==> flow/design.v <==
module processor
(
	output reg w_en,
	output reg done,
	output reg [7:0] addr,
	output reg [31:0] data_out,
	input clk,
	input rst_n,
	input start,
	input [31:0] data_in
);
	parameter RESET = 3'd0;
	parameter READ_DATA = 3'd1;
	parameter READ_INSTRUCTON = 3'd2;
	parameter DELAY = 3'd3;
	parameter EXECUTE = 3'd4;
	parameter ADD = 3'd0;
	parameter SUB = 3'd1;
	parameter MUL = 3'd2;
	parameter TR = 3'd3;
	parameter DET = 3'd4;
	reg [2:0] cs,ns;
	reg [1:0] read_data_counter;
	reg [3:0] a11,a12,a21,a22,b11,b12,b21,b22;
	always@(posedge clk or negedge rst_n)begin
		if(~rst_n) cs <= RESET;
		else cs <= ns;
	end
	always@(*)begin
		case(cs)
			RESET : ns = (start & rst_n) ? READ_DATA : RESET;
			READ_DATA : ns = (read_data_counter == 2) ? READ_INSTRUCTON : READ_DATA;
			READ_INSTRUCTON : ns = DELAY;
			DELAY : ns = EXECUTE;
			EXECUTE : ns = RESET;
			default : ns = RESET;
		endcase
	end
	always@(posedge clk or negedge rst_n)begin
		if(~rst_n)begin
			done <= 0;
			w_en <= 0;
			addr <= 8'd255;
			data_out <= 0;
			read_data_counter <= 0;
			a11 <= 0;
			a12 <= 0;
			a21 <= 0; 
			a22 <= 0;
			b11 <= 0;
			b12 <= 0;
			b21 <= 0;
			b22 <= 0;	
		end
		else begin
			case(ns)
				RESET : begin
					done <= 0;
					w_en <= 0;
					addr <= 8'd255;
					data_out <= 0;
					read_data_counter <= 0;
					a11 <= 0;
					a12 <= 0;
					a21 <= 0; 
					a22 <= 0;
					b11 <= 0;
					b12 <= 0;
					b21 <= 0;
					b22 <= 0;
				end
				READ_DATA : begin
					done <= 0;
					w_en <= 0;
					addr <= 8'd255;
					data_out <= 0;
					read_data_counter <= read_data_counter + 1;
					a11 <= data_in[3:0];
					a12 <= data_in[7:4];
					a21 <= data_in[11:8]; 
					a22 <= data_in[15:12];
					b11 <= data_in[19:16];
					b12 <= data_in[23:20];
					b21 <= data_in[27:24];
					b22 <= data_in[31:28];
				end
				READ_INSTRUCTON : begin
					done <= 0;
					w_en <= 0;
					addr <= 0;
					data_out <= 0;
					read_data_counter <= 0;
					a11 <= a11;
					a12 <= a12;
					a21 <= a21; 
					a22 <= a22;
					b11 <= b11;
					b12 <= b12;
					b21 <= b21;
					b22 <= b22;
				end
				DELAY : begin
					done <= done;
					w_en <= w_en;
					addr <= addr;
					data_out <= 0;
					read_data_counter <= 0;
					a11 <= a11;
					a12 <= a12;
					a21 <= a21; 
					a22 <= a22;
					b11 <= b11;
					b12 <= b12;
					b21 <= b21;
					b22 <= b22;
				end
				EXECUTE : begin
					addr <= data_in[7:0];
					read_data_counter <= read_data_counter;
					a11 <= a11;
					a12 <= a12;
					a21 <= a21; 
					a22 <= a22;
					b11 <= b11;
					b12 <= b12;
					b21 <= b21;
					b22 <= b22;
					case(data_in[31:29])
						ADD : begin
							done <= 1;
							w_en <= 1;
							data_out [7:0] <= $signed(a11) + $signed(b11);
							data_out [15:8] <= $signed(a12) + $signed(b12);
							data_out [23:16] <= $signed(a21) + $signed(b21);
							data_out [31:24] <= $signed(a22) + $signed(b22);
						end
						SUB : begin
							done <= 1;
							w_en <= 1;
							data_out [7:0] <= $signed(a11) - $signed(b11);
							data_out [15:8] <= $signed(a12) - $signed(b12);
							data_out [23:16] <= $signed(a21) - $signed(b21);
							data_out [31:24] <= $signed(a22) - $signed(b22);
						end
						MUL : begin
							done <= 1;
							w_en <= 1;
							data_out [7:0] <= ($signed(a11) * $signed(b11)) + ($signed(a12) * $signed(b21));
							data_out [15:8] <= ($signed(a11) * $signed(b12)) + ($signed(a12) * $signed(b22));
							data_out [23:16] <= ($signed(a21) * $signed(b11)) + ($signed(a22) * $signed(b21));
							data_out [31:24] <= ($signed(a21) * $signed(b12)) + ($signed(a22) * $signed(b22));
						end
						TR : begin
							done <= 1;
							w_en <= 1;
							data_out [7:0] <= {a11[3],a11[3],a11[3],a11[3],a11};
							data_out [15:8] <= {a21[3],a21[3],a21[3],a21[3],a21};
							data_out [23:16] <= {a12[3],a12[3],a12[3],a12[3],a12};
							data_out [31:24] <= {a22[3],a22[3],a22[3],a22[3],a22};
						end
						DET : begin
							done <= 1;
							w_en <= 1;
							data_out <= ($signed(a11) * $signed(a22)) - ($signed(a12) * $signed(a21));
						end
						default : begin
							done <= 0;
							w_en <= 0;
						end
					endcase
				end
			endcase
		end
	end
endmodule
Settings: LEC_CHECK=0, CAP_MARGIN=20, CORE_MARGIN=2, CORE_UTILIZATION=54, CTS_CLUSTER_DIAMETER=220, CTS_CLUSTER_SIZE=98, GPL_ROUTABILITY_DRIVEN=0, GPL_TIMING_DRIVEN=1, PLACE_DENSITY_LB_ADDON=0.29, SLEW_MARGIN=20; clock period 7.21 ns.
run.sh (not shown) runs the stock make flow with config.mk's settings and CLKGATE_MAP_FILE=.
Then changed:
ABC_AREA = 1   (was default)
CORE_UTILIZATION = 70   (was 54)
CTS_CLUSTER_DIAMETER = 102   (was 220)
CTS_CLUSTER_SIZE = default   (was 98)
MAX_ROUTING_LAYER = met4   (was default)
PLACE_DENSITY_LB_ADDON = 0.1   (was 0.29)
clock period = 4.86 ns   (was 7.21 ns; I/O delays follow)
Effect: The changed run aborted during 5_2_route with DRT-0255; die area decreases by about a fifth; area after synthesis increases by a little under a tenth; synthesized cell count increases by a quarter to a third; global-route usage increases by 12 points.
Then changed:
ABC_AREA = default   (was 1)
CTS_CLUSTER_DIAMETER = 28   (was 102)
GPL_ROUTABILITY_DRIVEN = default   (was 0)
GPL_TIMING_DRIVEN = default   (was 1)
PLACE_DENSITY_LB_ADDON = default   (was 0.1)
SETUP_SLACK_MARGIN = 1.18   (was default)
clock period = 4.88 ns   (was 4.86 ns; I/O delays follow)
What happened: Now the flow completed with no timing, DRC or antenna violations. Global-route usage went down by 1.8 points. Die area came out lower by 7.1%. Area after synthesis drops by about 7%. Synthesized cell count drops by about 23%.

* * *

## run A
RTL: the design.v shown in full above, as it stands there.
clock: 5.61 ns
lec_check: 0
cap_margin: 20
core_margin: 2
core_utilization: 25
slew_margin: 20
Run A went all the way through the flow, and no timing, DRC or antenna check failed.
Here is what was changed in the inputs of run B compared with run A.
Settings: setting CTS_CLUSTER_DIAMETER to 28 for the first time; changing CAP_MARGIN from 20 to 15; changing CORE_UTILIZATION from 25 to 70; setting SETUP_SLACK_MARGIN to 0.92 for the first time; changing the clock period (ns, I/O delays scaled along) from 5.61 to 4.68.
Results
Run B finished all stages; however, its layout fails the closing checks, the failures being setup timing. Compared run B vs run A, and required time of the critical path is down in run B. Run B against run A: transition at the pin with the smallest max-transition slack now smaller, sequential cell count comparable. Comparing run A and run B, the higher register fraction of the total cell area was measured on run A. For run A, the slowest library cell on the worst path was dfrtp_1, unlike run B, where it was fa_1. Run B vs run A: detailed-routing wirelength on met1 down by more than 10%. Run A -> run B: number of tapcells decreased by more than half.
What run C does differently from run B at the input level:
Settings: SETUP_SLACK_MARGIN: 0.92 -> unset; CORE_ASPECT_RATIO: unset -> 0.89; CTS_CLUSTER_DIAMETER: 28 -> 344; CORE_UTILIZATION: 70 -> 40; CAP_MARGIN: 15 -> 20; the clock period (ns, I/O delays scaled along): 4.68 -> 5.65.
--- outcome ---
Run C completed; timing, DRC and antenna clean
Against run B as the reference, run C delivers a higher count of fill cells added during filler insertion.
Diff run B -> run C: number of clock buffer instances in the layout now sits higher; path length in cells of the critical path now sits lower; post-route minimum period now sits higher; setup slack now sits higher.
Changes in run D relative to run C:
Settings: a change of CORE_UTILIZATION from 40 to 72; a deleted CORE_ASPECT_RATIO that had been 0.89; a change of CTS_CLUSTER_DIAMETER from 344 to 28; an added MAX_ROUTING_LAYER of met4; an added SETUP_SLACK_MARGIN of 1.33; a change of the clock period (ns, I/O delays scaled along) from 5.65 to 4.7.
Findings:
Status for run D and run C: clean finish in run C only
Run C → run D: smallest hold slack +0.022 ns, worst path setup slack after routing decreased 0.53 ns.
Critical-path maximum fanout: run D lower than run C
Run D vs. run C: global-route usage went up by 22 points.
| shortest period the worst path allows | lower: run D |
Setup changes, run D to run E
Settings: SETUP_SLACK_MARGIN now 0.44, was 1.33; CTS_CLUSTER_SIZE now 74, previously not set; ABC_AREA now 1, previously not set.
[summary]
- Run E finished all stages; layout check result: FAIL, due to setup timing.
- Changes observed in run E relative to run D: count of non-CTS inverters in the layout rose by 182, overall via count from detail_route increased 2512, final core utilization climbed 0.20 points.

* * *

Starts from the design.v that is shown in full above.
==> flow/config.mk <==
export PLATFORM = sky130hd
export DESIGN_NAME = processor
export DESIGN_NICKNAME = processor
export VERILOG_FILES = /design/flow/design.v
export SDC_FILE = /design/flow/constraint.sdc
export NUM_CORES = 4
export LEC_CHECK = 0
export CAP_MARGIN = 20
export CORE_MARGIN = 2
export CORE_UTILIZATION = 58
export SETUP_SLACK_MARGIN = 1.18
export SLEW_MARGIN = 20
==> flow/constraint.sdc <==
create_clock -name core_clock -period 4.88 [get_ports {clk}]
set_input_delay 0.9760 -clock core_clock [delete_from_list [all_inputs] [get_ports {clk}]]
set_output_delay 0.9760 -clock core_clock [all_outputs]
set_load 0.01 [all_outputs]
Then changed:
CORE_UTILIZATION = 72   (was 58)
CTS_CLUSTER_DIAMETER = 28   (was default)
CTS_CLUSTER_SIZE = 99   (was default)
MAX_ROUTING_LAYER = met4   (was default)
PLACE_DENSITY = 0.35   (was default)
TNS_END_PERCENT = 5   (was default)
Count of clock-buffer cells in the layout came out higher by 2.
Worst setup slack degrades by 0.12 ns.
Cell count goes down by a few percent.
Core utilization is higher by 14 points.
Synthesized area is unchanged.
Critical path depth climbs by 1.
Then changed:
CORE_UTILIZATION = 40   (was 72)
CTS_CLUSTER_DIAMETER = default   (was 28)
CTS_CLUSTER_SIZE = default   (was 99)
MAX_ROUTING_LAYER = default   (was met4)
PLACE_DENSITY = default   (was 0.35)
SETUP_SLACK_MARGIN = default   (was 1.18)
TNS_END_PERCENT = default   (was 5)
clock period = 5.61 ns   (was 4.88 ns; I/O delays follow)
=>
- routed wire length went down by 3.7%
- utilization went down by 39 points
- worst setup slack gets better by 0.15 ns
- area after synthesis stays the same
- final cell count went up by 8.6%
- via count went down by 6.9%
- synthesized cell count is unchanged
Then changed:
CORE_UTILIZATION = 54   (was 40)
CTS_CLUSTER_DIAMETER = 102   (was default)
GPL_ROUTABILITY_DRIVEN = 0   (was default)
GPL_TIMING_DRIVEN = 1   (was default)
PLACE_DENSITY_LB_ADDON = 0.29   (was default)
clock period = 7.21 ns   (was 5.61 ns; I/O delays follow)
After rerunning: Clock skew stays flat; global-route usage rises by 7.3 points; non-clock buffer count falls by 22.
